==> inputs of xenon <==
==> flow/design.v <==
`timescale 1ns / 1ps
module sorting_system(
    input wire clk,              
    input wire rst_n,            
    input wire btn_manual_1,     
    input wire btn_manual_2,     
    input wire sensor_out,
    output wire s0, s1,
    output wire s2, s3,
    output wire led_r, led_g, led_b,
    input wire ir_sensor,        
    output wire servo_pwm_1,     
    output wire servo_pwm_2,     
    output wire led_ir_status    
);
    wire [1:0] detected_color;  
    tcs3200_core_v3 #(
        .SAMPLE_TIME(2500)
    ) color_sensor_inst (
        .clk(clk), .rst_n(rst_n),
        .sensor_out(sensor_out),
        .s0(s0), .s1(s1), .s2(s2), .s3(s3),
        .color_id(detected_color),
        .led_r(led_r), .led_g(led_g), .led_b(led_b)
    );
    reg ir_s1, ir_s2;
    wire ir_edge;
    always @(posedge clk) begin
        if (rst_n) begin
            ir_s1 <= 1'b1;
            ir_s2 <= 1'b1;
        end else begin
            ir_s1 <= ir_sensor;
            ir_s2 <= ir_s1;
        end
    end
    assign ir_edge = (ir_s2 == 1'b1 && ir_s1 == 1'b0);
    assign led_ir_status = ~ir_s2;  
    reg trig_1, trig_2;
    always @(posedge clk) begin
        if (rst_n) begin
            trig_1 <= 0;
            trig_2 <= 0;
        end else begin
            trig_1 <= 0;
            trig_2 <= 0;
            if (ir_edge) begin
                if (detected_color == 2'd1) trig_1 <= 1;
                else if (detected_color == 2'd2) trig_2 <= 1;
            end
        end
    end
    servo_core #(
        .START_DELAY(26250),
        .HOLD_TIME(30000)
    ) servo_1_inst (
        .clk(clk), .rst_n(rst_n),
        .activate(trig_1 | btn_manual_1),
        .pwm_out(servo_pwm_1)
    );
    servo_core #(
        .START_DELAY(50000),
        .HOLD_TIME(30000)
    ) servo_2_inst (
        .clk(clk), .rst_n(rst_n),
        .activate(trig_2 | btn_manual_2),
        .pwm_out(servo_pwm_2)
    );
endmodule
module tcs3200_core_v3(
    input clk, rst_n, sensor_out,
    output wire s0, s1,
    output reg s2, s3,
    output reg [1:0] color_id,
    output reg led_r, led_g, led_b
);
    assign s0 = 1; assign s1 = 1;  
    parameter SAMPLE_TIME = 12500000;  
    localparam RED=0, BLUE=1, GREEN=2;
    reg [1:0] state;
    reg [31:0] timer, counter;
    reg [31:0] r_val, g_val, b_val;
    reg s_in_d, s_in_d2;
    wire s_edge = s_in_d & ~s_in_d2;
    always @(posedge clk) begin
        if (rst_n) begin s_in_d <= 1'b0; s_in_d2 <= 1'b0; end
        else begin s_in_d <= sensor_out; s_in_d2 <= s_in_d; end
    end
    always @(posedge clk) begin
        if (rst_n) begin
            state <= RED; timer <= 0; counter <= 0; s2 <= 0; s3 <= 0;
            r_val <= 0; g_val <= 0; b_val <= 0;
            color_id <= 0; led_r<=0; led_g<=0; led_b<=0;
        end else begin
            if (timer < SAMPLE_TIME) begin
                timer <= timer + 1;
                if (s_edge) counter <= counter + 1;
            end else begin
                timer <= 0; counter <= 0;
                case(state)
                    RED: begin r_val <= counter; state <= BLUE; s2<=0; s3<=1; end
                    BLUE: begin b_val <= counter; state <= GREEN; s2<=1; s3<=1; end
                    GREEN: begin
                        g_val <= counter; state <= RED; s2<=0; s3<=0;
                        if ((r_val + g_val + b_val) > 1000) begin
                            if(r_val > g_val && r_val > b_val) begin
                                color_id <= 1; led_r<=1; led_g<=0; led_b<=0;
                            end else if(g_val > r_val && g_val > b_val) begin
                                color_id <= 2; led_r<=0; led_g<=1; led_b<=0;
                            end else if(b_val > r_val && b_val > g_val) begin
                                color_id <= 3; led_r<=0; led_g<=0; led_b<=1;
                            end
                        end else begin
                             led_r<=0; led_g<=0; led_b<=0;
                        end
                    end
                    default: begin state <= RED; s2<=0; s3<=0; end
                endcase
            end
        end
    end
endmodule
module servo_core #(
    parameter START_DELAY = 0,       
    parameter HOLD_TIME = 125000000  
)(
    input clk, rst_n, activate,
    output reg pwm_out
);
    parameter PWM_TOP = 2500;        
    parameter MIN_PULSE = 62;        
    parameter TARGET_PULSE = 146;    
    parameter STEP = 1;              
    reg [31:0] cnt;
    reg [31:0] duty;
    localparam IDLE=0, WAIT_DELAY=1, MOVE=2, HOLD=3, RETURN=4;
    reg [2:0] state;
    reg [31:0] general_timer;  
    always @(posedge clk) begin
        if (rst_n) begin
            state <= IDLE; duty <= MIN_PULSE; general_timer <= 0;
            cnt <= 0; pwm_out <= 0;
        end else begin
            if (cnt < PWM_TOP) cnt <= cnt + 1; else cnt <= 0;
            pwm_out <= (cnt < duty) ? 1 : 0;
            case(state)
                IDLE: begin
                    duty <= MIN_PULSE;
                    general_timer <= 0;
                    if (activate) begin
                        if (START_DELAY > 0) state <= WAIT_DELAY;
                        else state <= MOVE;
                    end
                end
                WAIT_DELAY: begin
                    if (general_timer < START_DELAY) begin
                        general_timer <= general_timer + 1;
                    end else begin
                        general_timer <= 0;
                        state <= MOVE;
                    end
                end
                MOVE: begin
                    if (duty < TARGET_PULSE) duty <= duty + STEP;
                    else begin
                        duty <= TARGET_PULSE;
                        general_timer <= 0;
                        state <= HOLD;
                    end
                end
                HOLD: begin
                    if (general_timer < HOLD_TIME) general_timer <= general_timer + 1;
                    else state <= RETURN;
                end
                RETURN: begin
                    if (duty > MIN_PULSE) duty <= duty - STEP;
                    else state <= IDLE;
                end
                default: state <= IDLE;
            endcase
        end
    end
endmodule
==> flow/run.sh <==
#!/bin/bash
# the make line also repeats each setting of config.mk as NAME=value (left out here)
make -C /OpenROAD-flow-scripts/flow DESIGN_CONFIG=/design/flow/config.mk WORK_HOME=/design/flow/orfs CLKGATE_MAP_FILE= finish
==> flow/config.mk <==
export PLATFORM = sky130hd
export DESIGN_NAME = sorting_system
export DESIGN_NICKNAME = sorting_system
export VERILOG_FILES = /design/flow/design.v
export SDC_FILE = /design/flow/constraint.sdc
export NUM_CORES = 4
export LEC_CHECK = 0
export ABC_AREA = 1
export CAP_MARGIN = 20
export CELL_PAD_IN_SITES_GLOBAL_PLACEMENT = 0
export CORE_ASPECT_RATIO = 0.91
export CORE_MARGIN = 2
export CORE_UTILIZATION = 72
export HOLD_SLACK_MARGIN = 0.29
export MAX_ROUTING_LAYER = met5
export SETUP_SLACK_MARGIN = -0.15
export SLEW_MARGIN = 20
export TNS_END_PERCENT = 75
==> flow/constraint.sdc <==
create_clock -name core_clock -period 2.53 [get_ports {clk}]
set_input_delay 0.5060 -clock core_clock [delete_from_list [all_inputs] [get_ports {clk}]]
set_output_delay 0.5060 -clock core_clock [all_outputs]
set_load 0.01 [all_outputs]
==> inputs of raven, as changes to xenon <==
ABC_AREA = default   (was 1)
CELL_PAD_IN_SITES_GLOBAL_PLACEMENT = default   (was 0)
CORE_ASPECT_RATIO = default   (was 0.91)
CORE_UTILIZATION = 40   (was 72)
HOLD_SLACK_MARGIN = default   (was 0.29)
MAX_ROUTING_LAYER = default   (was met5)
SETUP_SLACK_MARGIN = default   (was -0.15)
TNS_END_PERCENT = default   (was 75)
==> flow/constraint.sdc (replaced) <==
create_clock -name core_clock -period 4.43 [get_ports {clk}]
set_input_delay 0.8860 -clock core_clock [delete_from_list [all_inputs] [get_ports {clk}]]
set_output_delay 0.8860 -clock core_clock [all_outputs]
set_load 0.01 [all_outputs]
==> inputs of zinc, as changes to xenon <==
CELL_PAD_IN_SITES_GLOBAL_PLACEMENT = default   (was 0)
CORE_ASPECT_RATIO = default   (was 0.91)
CTS_CLUSTER_DIAMETER = 43   (was default)
MAX_ROUTING_LAYER = default   (was met5)
PLACE_DENSITY = 0.37   (was default)
SETUP_SLACK_MARGIN = 0.64   (was -0.15)
TNS_END_PERCENT = default   (was 75)
==> flow/constraint.sdc (replaced) <==
create_clock -name core_clock -period 2.79 [get_ports {clk}]
set_input_delay 0.5580 -clock core_clock [delete_from_list [all_inputs] [get_ports {clk}]]
set_output_delay 0.5580 -clock core_clock [all_outputs]
set_load 0.01 [all_outputs]
==> inputs of violet, as changes to xenon <==
ABC_AREA = default   (was 1)
CELL_PAD_IN_SITES_GLOBAL_PLACEMENT = default   (was 0)
CORE_ASPECT_RATIO = default   (was 0.91)
CORE_UTILIZATION = 53   (was 72)
HOLD_SLACK_MARGIN = default   (was 0.29)
MAX_ROUTING_LAYER = default   (was met5)
SETUP_SLACK_MARGIN = default   (was -0.15)
TNS_END_PERCENT = default   (was 75)
==> flow/constraint.sdc (replaced) <==
create_clock -name core_clock -period 4.43 [get_ports {clk}]
set_input_delay 0.8860 -clock core_clock [delete_from_list [all_inputs] [get_ports {clk}]]
set_output_delay 0.8860 -clock core_clock [all_outputs]
set_load 0.01 [all_outputs]
==> notes <==
- raven completed without violations. xenon completed, yet does not pass: negative setup slack. zinc ended with an error in 5_1_grt. violet produced a clean layout.
- The highest clock-buffer cell count belongs to raven, the lowest to xenon.
- Of xenon and violet, xenon has the higher critical path depth (gap 6).
- In synthesized cell count, xenon and zinc do not differ.
- The combinational power of xenon is 7.4 times that of raven.
- Maximum frequency, lowest first: violet, raven, xenon.
- Register-to-register slack is about the same in raven and violet.

* * *

==> job 5929 <==
Starts from the design.v that is shown in full above.
Settings: LEC_CHECK=0, CAP_MARGIN=15, CELL_PAD_IN_SITES_GLOBAL_PLACEMENT=3, CORE_ASPECT_RATIO=1.71, CORE_MARGIN=2, CORE_UTILIZATION=16, CTS_CLUSTER_DIAMETER=229, GPL_TIMING_DRIVEN=1, HOLD_SLACK_MARGIN=-0.07, MAX_ROUTING_LAYER=met5, MIN_ROUTING_LAYER=met2, PLACE_DENSITY_LB_ADDON=0.12, SLEW_MARGIN=40, TNS_END_PERCENT=75; clock period 8.0 ns.
run.sh (not shown) runs the stock make flow with config.mk's settings and CLKGATE_MAP_FILE=.
==> job 3308 (differences from job 5929) <==
- ABC_AREA: not set -> 1
- CAP_MARGIN: 15 -> 0
- CELL_PAD_IN_SITES_GLOBAL_PLACEMENT: 3 -> not set
- CORE_ASPECT_RATIO: 1.71 -> not set
- CORE_UTILIZATION: 16 -> 72
- CTS_CLUSTER_DIAMETER: 229 -> 103
- GPL_ROUTABILITY_DRIVEN: not set -> 0
- GPL_TIMING_DRIVEN: 1 -> not set
- HOLD_SLACK_MARGIN: -0.07 -> not set
- MAX_ROUTING_LAYER: met5 -> not set
- MIN_ROUTING_LAYER: met2 -> not set
- PLACE_DENSITY_LB_ADDON: 0.12 -> not set
- SLEW_MARGIN: 40 -> 20
- TNS_END_PERCENT: 75 -> not set
==> flow/constraint.sdc (replaced) <==
create_clock -name core_clock -period 2.63 [get_ports {clk}]
set_input_delay 0.5260 -clock core_clock [delete_from_list [all_inputs] [get_ports {clk}]]
set_output_delay 0.5260 -clock core_clock [all_outputs]
set_load 0.01 [all_outputs]
==> qor summary <==
| metric | job 3308 | job 5929 |
|---|---|---|
| Status | finished with violations | timing/DRC/antenna clean |
| Layout check failures | negative setup slack | - |
| P&R area growth vs syn | 17.6% | 18.4% |
| Area used by multi-input combinational logic | 13000 µm² | 12900 µm² |
| Slew headroom | 52.5% | 46.5% |
| Data arrival, critical path | 3470 ps | 5150 ps |
| Number of global-route vias before repair | 21200 | 28500 |
| Wire length on met2 | 29400 µm | 52400 µm |
| Floorplan Core Area | 29800 µm² | 132000 µm² |
| Post-place setup slack | -436 ps | 3460 ps |
| RSZ-0062 raised after global routing | true | false |
| Internal power summed over all cells | 10.1 mW | 3.22 mW |
| Non-Filler Cell Area, Final | 25700 µm² | 25200 µm² |
No activity file was given, so power comes from the tool's default toggle rates.
